## old
==> flow/design.v <==
module fpadd (
    clk, reset, start,
    a, b,
    sum, 
    done
);
    input clk, reset, start;
    input [31:0] a, b;
    output [31:0] sum;
    output done;
    reg sign_a, sign_b, sign_r;
    reg [7:0] exp_a, exp_b, exp_r;
	reg [25:0] mant_a, mant_b;
    reg [25:0] mant_r;
	reg [31:0] sum;  
	reg done;
    reg [23:0] mant_sum;
    parameter IDLE = 3'b000;
    parameter SIGN = 3'b001;
    parameter SHIFT = 3'b010;
    parameter ADD = 3'b011;
	parameter RESSIGN = 3'b100;
    parameter NORM = 3'b101;
    parameter SEARCH = 3'b110;
	parameter FIN = 3'b111;
    reg[2:0] pres_state;
	always @(posedge clk) begin
	    if(reset) begin
			exp_a <= 0; exp_b <= 0; exp_r <= 0;
			mant_a <= 0; mant_b <= 0; mant_r <= 0;
			sign_a <= 0; sign_b <= 0; sign_r <= 0;
			done <= 0; sum <= 0; mant_sum <= 0;
    	end
    	else if(start) begin
	    	sign_a <= a[31];
	    	sign_b <= b[31];
			exp_a <= a[30:23];
			exp_b <= b[30:23];
			mant_a <= {3'b001, a[22:0]};  
			mant_b <= {3'b001, b[22:0]};  
	    	done <= 0;
	    	pres_state <= IDLE;
	    end
	    else begin
	    	case(pres_state)
			IDLE:  
	    	begin
		    	if ((exp_a == 8'b0) && (mant_a[22:0] == 22'b0 && mant_a[23] == 1'b1)) begin
					sum <= {sign_b, exp_b, mant_b[22:0]};
					done <= 1;
					pres_state <= FIN;
		    	end
	    		else if ((exp_b == 8'b0) && (mant_b[22:0] == 22'b0 && mant_b[23] == 1'b1)) begin
					sum <= {sign_a, exp_a, mant_a[22:0]};
					done <= 1;
					pres_state <= FIN;
		    	end
				else if (exp_a == 8'b11111111) begin
					sum <= {sign_a, exp_a, mant_a[22:0]};
					done <= 1;
					pres_state <= FIN;
				end
				else if (exp_b == 8'b11111111) begin
					sum <= {sign_b, exp_b, mant_b[22:0]};
					done <= 1;
					pres_state <= FIN;
				end
				else begin
					pres_state <= SIGN;
				end
			end	
			SIGN:  
			begin
				if (sign_a) begin
					mant_a <= ~mant_a + 1;
				end	
				if (sign_b) begin
					mant_b <= ~mant_b + 1;
				end	
				pres_state <= SHIFT;
			end
			SHIFT:  
			begin
				if(exp_a > exp_b) begin
					mant_b <= {sign_b, mant_b[25:1]};  
					exp_b <= exp_b + 1;
					exp_r <= exp_a;
				end
				else if(exp_a < exp_b) begin
					mant_a <= {sign_a, mant_a[25:1]};  
					exp_a <= exp_a + 1;
					exp_r <= exp_b;
				end
				else
					exp_r <= exp_a;
				pres_state <= (exp_a == exp_b) ? ADD : pres_state;
			end
			ADD:  
			begin
				mant_r <= mant_a + mant_b;
				pres_state <= RESSIGN;
			end
			RESSIGN:  
			begin
				if (mant_r[25] == 1) begin
					sign_r <= 1;
					mant_r <= -mant_r;
				end else begin
					sign_r <= 0;
				end
				pres_state <= NORM;
			end
			NORM:  
			begin
				if (mant_r == 0) begin
					exp_r <= 0;
					pres_state <= FIN;
				end else if ((mant_r[24] == 0) && (mant_r[23] == 1)) begin
					pres_state <= FIN;
				end else if (mant_r[24] == 1) begin
					mant_r <= mant_r >> 1;
					exp_r  <= exp_r + 1;
					pres_state <= FIN;
				end else
					pres_state <= SEARCH;
			end
			SEARCH:  
			begin
				if(mant_r[23] != 1) begin
					mant_r <= mant_r << 1;
					exp_r  <= exp_r - 1;
					pres_state <= SEARCH;
				end else
					pres_state <= FIN;
			end
			FIN:
			begin
				if (!done) begin
					sum <= {sign_r, exp_r, {mant_r[22:0]}};
					done <= 1;
				end
			end
			endcase
	    end
	end
endmodule
==> flow/config.mk <==
export PLATFORM = sky130hd
export DESIGN_NAME = fpadd
export DESIGN_NICKNAME = fpadd
export VERILOG_FILES = /design/flow/design.v
export SDC_FILE = /design/flow/constraint.sdc
export NUM_CORES = 4
export LEC_CHECK = 0
export ABC_AREA = 0
export CAP_MARGIN = 5
export CORE_MARGIN = 2
export CORE_UTILIZATION = 58
export CTS_CLUSTER_DIAMETER = 96
export CTS_CLUSTER_SIZE = 20
export GPL_ROUTABILITY_DRIVEN = 1
export PLACE_DENSITY_LB_ADDON = 0.22
export SLEW_MARGIN = 20
export TNS_END_PERCENT = 70
==> flow/constraint.sdc <==
create_clock -name core_clock -period 2.5 [get_ports {clk}]
set_input_delay 0.5000 -clock core_clock [delete_from_list [all_inputs] [get_ports {clk}]]
set_output_delay 0.5000 -clock core_clock [all_outputs]
set_load 0.01 [all_outputs]
run.sh (not shown) runs the stock make flow with config.mk's settings and CLKGATE_MAP_FILE=.
old finished every stage; the final checks, however, were not passed, the failures being setup timing.
Changes in new relative to old:
- CTS_CLUSTER_DIAMETER: 96 -> unset
- TNS_END_PERCENT: 70 -> unset
- CORE_UTILIZATION: 58 -> 21
- PLACE_DENSITY_LB_ADDON: 0.22 -> unset
- CTS_CLUSTER_SIZE: 20 -> unset
- ABC_AREA: 0 -> unset
- CAP_MARGIN: 5 -> 20
- GPL_ROUTABILITY_DRIVEN: 1 -> unset
- the clock period (ns, I/O delays scaled along): 2.5 -> 5.2
### Flow results
Tightest hold margin improves in new relative to old. Both conditions hold for new: the flow ran to the end and the final layout passed the timing, DRC and antenna checks. new can be clocked slower than old. Of old and new, new shows the lower synthesis-to-layout area growth, with old above it. Lower starting utilization of the core area goes to new over old. new vs. old: final design area excluding fillers decreased by 15% relative to the old numbers; share of the clock period used by the worst path after layout decreased 40 points; worst reg-to-reg setup slack rose by 1.74 ns. Taking old as 1.0, new lands at 1.14 on maximum number of pins on one net before global-route repair. The detailed route wirelength on metal3 number comes out higher for old vs new. old -> new: hold-critical path depth delta 0, exact match.

========
// fpadd: RTL as listed in full above, without the edits since
clock: 3.11 ns
lec_check: 0
abc_area: 0
cap_margin: 15
cell_pad_in_sites_detail_placement: 0
core_aspect_ratio: 1.88
core_margin: 9
core_utilization: 55
cts_cluster_diameter: 53
cts_cluster_size: 20
gpl_routability_driven: 0
hold_slack_margin: 0.07
max_routing_layer: met5
min_routing_layer: met1
place_density: 0.53
setup_slack_margin: 0.77
slew_margin: 20
tns_end_percent: 20
The first run went through all stages and came out clean.
==> next run, changes <==
Settings changed: ABC_AREA 0 to default, CAP_MARGIN 15 to 20, CELL_PAD_IN_SITES_DETAIL_PLACEMENT 0 to default, CORE_ASPECT_RATIO 1.88 to default, CORE_MARGIN 9 to 2, CORE_UTILIZATION 55 to 40, CTS_CLUSTER_DIAMETER 53 to default, CTS_CLUSTER_SIZE 20 to default, GPL_ROUTABILITY_DRIVEN 0 to default, HOLD_SLACK_MARGIN 0.07 to default, MAX_ROUTING_LAYER met5 to default, MIN_ROUTING_LAYER met1 to default, PLACE_DENSITY 0.53 to default, SETUP_SLACK_MARGIN 0.77 to default, TNS_END_PERCENT 20 to default.
Clock period 3.11 ns to 5.0 ns, I/O delays scaled along.
The new run passed the timing, DRC and antenna checks.
Die area rises by about 12%.
Final area falls by about 12%.
Core utilization falls by 26 points.
Worst setup slack gains 1.2 ns.
Critical path depth rises by 3.
==> next run, changes <==
Clock period 5.0 ns to 3.66 ns, I/O delays scaled along.
After rerunning: Area after synthesis is unchanged. Clock-buffer cell count is unchanged. Routed wire length hardly moves. Sequential cell count stays the same. Die size is unchanged. Maximum frequency is higher by roughly a tenth.
==> next run, changes <==
Settings changed: ABC_AREA from default to 0, CORE_UTILIZATION 40 to 70, CTS_CLUSTER_SIZE from default to 23.
Clock period 3.66 ns to 2.06 ns, I/O delays scaled along.
After rerunning: This time the run did not get past clock tree synthesis; die area went down by about 40%; synthesized area does not change; synthesized cell count is unchanged.

========
// fpadd: RTL as listed in full above, without the edits since
==> flow/config.mk <==
export PLATFORM = sky130hd
export DESIGN_NAME = fpadd
export DESIGN_NICKNAME = fpadd
export VERILOG_FILES = /design/flow/design.v
export SDC_FILE = /design/flow/constraint.sdc
export NUM_CORES = 4
export LEC_CHECK = 0
export CAP_MARGIN = 15
export CELL_PAD_IN_SITES_DETAIL_PLACEMENT = 2
export CORE_MARGIN = 5
export CORE_UTILIZATION = 40
export CTS_CLUSTER_DIAMETER = 121
export GPL_ROUTABILITY_DRIVEN = 0
export SLEW_MARGIN = 20
==> flow/constraint.sdc <==
create_clock -name core_clock -period 2.69 [get_ports {clk}]
set_input_delay 0.5380 -clock core_clock [delete_from_list [all_inputs] [get_ports {clk}]]
set_output_delay 0.5380 -clock core_clock [all_outputs]
set_load 0.01 [all_outputs]
The baseline aborted during clock tree synthesis (4_1_cts) with DPL-0033.
Rerun with:
- CAP_MARGIN: 15 -> 20
- CELL_PAD_IN_SITES_DETAIL_PLACEMENT: 2 -> default
- CORE_MARGIN: 5 -> 2
- CORE_UTILIZATION: 40 -> 72
- CTS_CLUSTER_DIAMETER: 121 -> default
- GPL_ROUTABILITY_DRIVEN: 0 -> default
- PLACE_DENSITY: default -> 0.67
- clock period: 2.69 -> 4.08 ns (I/O delays scaled with it)
Outcome: This time the run completed with no timing, DRC or antenna violations; synthesized cell count is unchanged; synthesized area is unchanged; die area falls by well over a third.
Rerun with:
- ABC_AREA: default -> 0
- CORE_UTILIZATION: 72 -> 70
- CTS_CLUSTER_SIZE: default -> 32
- PLACE_DENSITY: 0.67 -> default
- TNS_END_PERCENT: default -> 5
- clock period: 4.08 -> 2.51 ns (I/O delays scaled with it)
This time the run ended with an error in global routing (5_1_grt).
Die size rose by 2.8%.
Area after synthesis does not change.
Synthesized cell count stays the same.
Rerun with:
- CORE_UTILIZATION: 70 -> 72
- CTS_CLUSTER_SIZE: 32 -> 73
- HOLD_SLACK_MARGIN: default -> -0.08
- PLACE_DENSITY: default -> 0.95
- TNS_END_PERCENT: 5 -> default
- clock period: 2.51 -> 2.67 ns (I/O delays scaled with it)
Effect: The changed run ended with an error in global routing (5_1_grt) with GRT-0232; synthesized area does not change; die area came out lower by about 2.7%; synthesized cell count stays the same.
Rerun with:
- ABC_AREA: 0 -> 1
- CORE_UTILIZATION: 72 -> 70
- CTS_CLUSTER_SIZE: 73 -> default
- HOLD_SLACK_MARGIN: -0.08 -> default
- PLACE_DENSITY: 0.95 -> default
- clock period: 2.67 -> 2.51 ns (I/O delays scaled with it)
Outcome: Now the flow finished clean; area after synthesis goes up by 11%; die size goes up by 13%; synthesized cell count goes up by 40%.
Rerun with:
- ABC_AREA: 1 -> 0
- CAP_MARGIN: 20 -> 5
- CTS_CLUSTER_SIZE: default -> 20
- GPL_ROUTABILITY_DRIVEN: default -> 0
- TNS_END_PERCENT: default -> 70
- clock period: 2.51 -> 3.34 ns (I/O delays scaled with it)
After rerunning: Utilization grows by 1.3 points; flip-flop count is unchanged; non-clock buffer count came out higher by 2; cell area fell by roughly a tenth.

========
== build 14 ==
Starts from the design.v that is shown in full above.
export LEC_CHECK = 0
export CAP_MARGIN = 20
export CORE_MARGIN = 2
export CORE_UTILIZATION = 72
export PLACE_DENSITY = 0.67
export SETUP_SLACK_MARGIN = 1.18
export SLEW_MARGIN = 20
create_clock -name core_clock -period 4.08 [get_ports {clk}]
## Diff of input files: build 60 against build 14
Settings: an added CTS_CLUSTER_DIAMETER of 258; a deleted SETUP_SLACK_MARGIN that had been 1.18; an added CTS_CLUSTER_SIZE of 98; a change of PLACE_DENSITY from 0.67 to 0.39; an added TNS_END_PERCENT of 10; a change of the clock period (ns, I/O delays scaled along) from 4.08 to 1.96.
Results
- Taking build 14 as the reference, in build 60 synthesized cell count saw little to no change; die size level; post-place instance area picked up an extra 20%; count of input and output buffers neither gained nor lost much; HPWL reported at the end of detailed placement went up.
- [build 60 vs build 14] pre-CTS worst setup slack: lower in build 60
- Diff build 60..build 14 | yosys stat chip area | unchanged
- Build 60 did not finish; a tool error ended it in 4_1_cts.
## Diff of input files: build 4 against build 60
Settings: CTS_CLUSTER_SIZE no longer set, was 98; PLACE_DENSITY now 0.67, was 0.39; SETUP_SLACK_MARGIN now 1.21, previously not set; CAP_MARGIN now 5, was 20; TNS_END_PERCENT no longer set, was 10; CTS_CLUSTER_DIAMETER no longer set, was 258; the clock period (ns, I/O delays scaled along) now 4.08, was 1.96.
Of build 60 and build 4, only build 60 fails to reach the end of the flow. Build 60 never completed, since it errored out during 4_1_cts. From build 60 to build 4, distinct cell type count of the synthesized netlist did not move at all. Going from build 60 to build 4, fraction of synthesized area in multiplexers was more or less identical; yosys-reported design area after synthesis roughly the same. Of build 60 and build 4, the run reporting the higher detailed placement HPWL was build 60. Summary of build 4 over build 60: cell area reported after detailed placement went down by about 17%; number of input and output port buffers inserted was more or less identical. Going from build 60 to build 4, the post-place setup slack was found to have gone up by 1.72 ns.
#### Input delta (build 81 over build 4)
Settings: clearing PLACE_DENSITY, which used to be 0.67; swapping 72 for 62 in CORE_UTILIZATION; swapping 5 for 20 in CAP_MARGIN; clearing SETUP_SLACK_MARGIN, which used to be 1.21; swapping 4.08 for 3.12 in the clock period (ns, I/O delays scaled along).
[summary]
Build 81: setup slack is 1.01 ns lower than what build 4 reported. Summary of build 81 over build 4: highest achievable clock rate went down by about 1.6%; number of nets in the layout grew by about 1.7%; share of power burned in combinational logic shrank by 0.3 points. Re setup slack of the worst register-to-register path: build 4 was higher than build 81. Startpoint of the worst setup timing path: mant_b[0] -> build 81, mant_b[6] -> build 4.

========
// fpadd: RTL as listed in full above, without the edits since
export LEC_CHECK = 0
export CAP_MARGIN = 20
export CORE_MARGIN = 2
export CORE_UTILIZATION = 72
export CTS_CLUSTER_SIZE = 76
export PLACE_DENSITY = 0.67
export SETUP_SLACK_MARGIN = 1.21
export SLEW_MARGIN = 20
create_clock -name core_clock -period 4.08 [get_ports {clk}]
The first run produced a clean layout.
Change:
--- a/flow/config.mk
+++ b/flow/config.mk
@@ -9,6 +9,3 @@
 export CORE_MARGIN = 2
-export CORE_UTILIZATION = 72
-export CTS_CLUSTER_SIZE = 76
-export PLACE_DENSITY = 0.67
-export SETUP_SLACK_MARGIN = 1.21
+export CORE_UTILIZATION = 55
 export SLEW_MARGIN = 20
==> flow/constraint.sdc (replaced) <==
create_clock -name core_clock -period 3.66 [get_ports {clk}]
set_input_delay 0.7320 -clock core_clock [delete_from_list [all_inputs] [get_ports {clk}]]
set_output_delay 0.7320 -clock core_clock [all_outputs]
set_load 0.01 [all_outputs]
What happened: The new run finished with timing, DRC and antenna clean; area after synthesis is unchanged; global-route usage drops by 13 points; sequential share of layout area climbs by 0.67 points; power climbs by about 8%; routed wire length went down by 12%; die area goes up by 30%; setup slack degrades by 730 ps.
Change:
--- a/flow/config.mk
+++ b/flow/config.mk
@@ -7,5 +7,8 @@
 export LEC_CHECK = 0
+export ABC_AREA = 1
 export CAP_MARGIN = 20
 export CORE_MARGIN = 2
-export CORE_UTILIZATION = 55
+export CORE_UTILIZATION = 69
+export CTS_CLUSTER_SIZE = 73
+export HOLD_SLACK_MARGIN = -0.08
 export SLEW_MARGIN = 20
==> flow/constraint.sdc (replaced) <==
create_clock -name core_clock -period 2.67 [get_ports {clk}]
set_input_delay 0.5340 -clock core_clock [delete_from_list [all_inputs] [get_ports {clk}]]
set_output_delay 0.5340 -clock core_clock [all_outputs]
set_load 0.01 [all_outputs]
Result: The changed run finished with setup timing left. Cell area rises by 9.4%. Sequential cell count is unchanged. Worst setup slack loses 430 ps. Clock skew is about the same. Cell count grows by 33%. Sequential power went up by 60%. Clock-buffer cell count drops by 2. First-iteration DRC count climbs by 130%. Maximum frequency is higher by 21%. Worst hold slack is better by 34 ps.

========
RTL: the design.v shown in full above, as it stands there.
clock: 5.0 ns
lec_check: 0
cap_margin: 20
cell_pad_in_sites_detail_placement: 1
core_margin: 2
core_utilization: 40
cts_cluster_diameter: 393
slew_margin: 20
The baseline finished clean.
==> next run, changes <==
ABC_AREA = 1   (was not set)
CELL_PAD_IN_SITES_DETAIL_PLACEMENT = not set   (was 1)
CORE_ASPECT_RATIO = 0.5   (was not set)
CORE_UTILIZATION = 43   (was 40)
CTS_CLUSTER_DIAMETER = 378   (was 393)
CTS_CLUSTER_SIZE = 98   (was not set)
PLACE_DENSITY = 0.77   (was not set)
SETUP_SLACK_MARGIN = 0.09   (was not set)
Register-to-register slack gains 690 ps.
Clock-buffer cell count increases by 1.
Via count increases by about a fifth.
Synthesized cell count increases by well over a third.
Total power increases by well over a third.
Design area increases by roughly a tenth.
Sequential power increases by about a fifth.
==> next run, changes <==
CORE_UTILIZATION = 59   (was 43)
PLACE_DENSITY = 0.37   (was 0.77)
TNS_END_PERCENT = 5   (was not set)
The changed run went through all stages and came out clean.
Non-clock buffer count goes down by 1.
Power drops by 0.49%.
Count of clock-buffer cells in the layout went up by 4.
==> next run, changes <==
ABC_AREA = not set   (was 1)
CAP_MARGIN = 10   (was 20)
CELL_PAD_IN_SITES_DETAIL_PLACEMENT = 1   (was not set)
CORE_ASPECT_RATIO = 0.67   (was 0.5)
CORE_UTILIZATION = 40   (was 59)
CTS_CLUSTER_DIAMETER = 393   (was 378)
CTS_CLUSTER_SIZE = not set   (was 98)
MIN_ROUTING_LAYER = met2   (was not set)
PLACE_DENSITY = 0.46   (was 0.37)
SETUP_SLACK_MARGIN = 0.85   (was 0.09)
SLEW_MARGIN = 5   (was 20)
TNS_END_PERCENT = not set   (was 5)
What happened:
- The new run produced a clean layout
- worst setup slack gets worse by 630 ps
- core utilization goes down by 22 points
- synthesized area falls by 9.6%
- design area is lower by 6.9%
- synthesized cell count goes down by 29%
- register-to-register slack got worse by 630 ps
- critical path depth is higher by 2
- die area rises by 32%
Power and IR drop assume default switching activity.
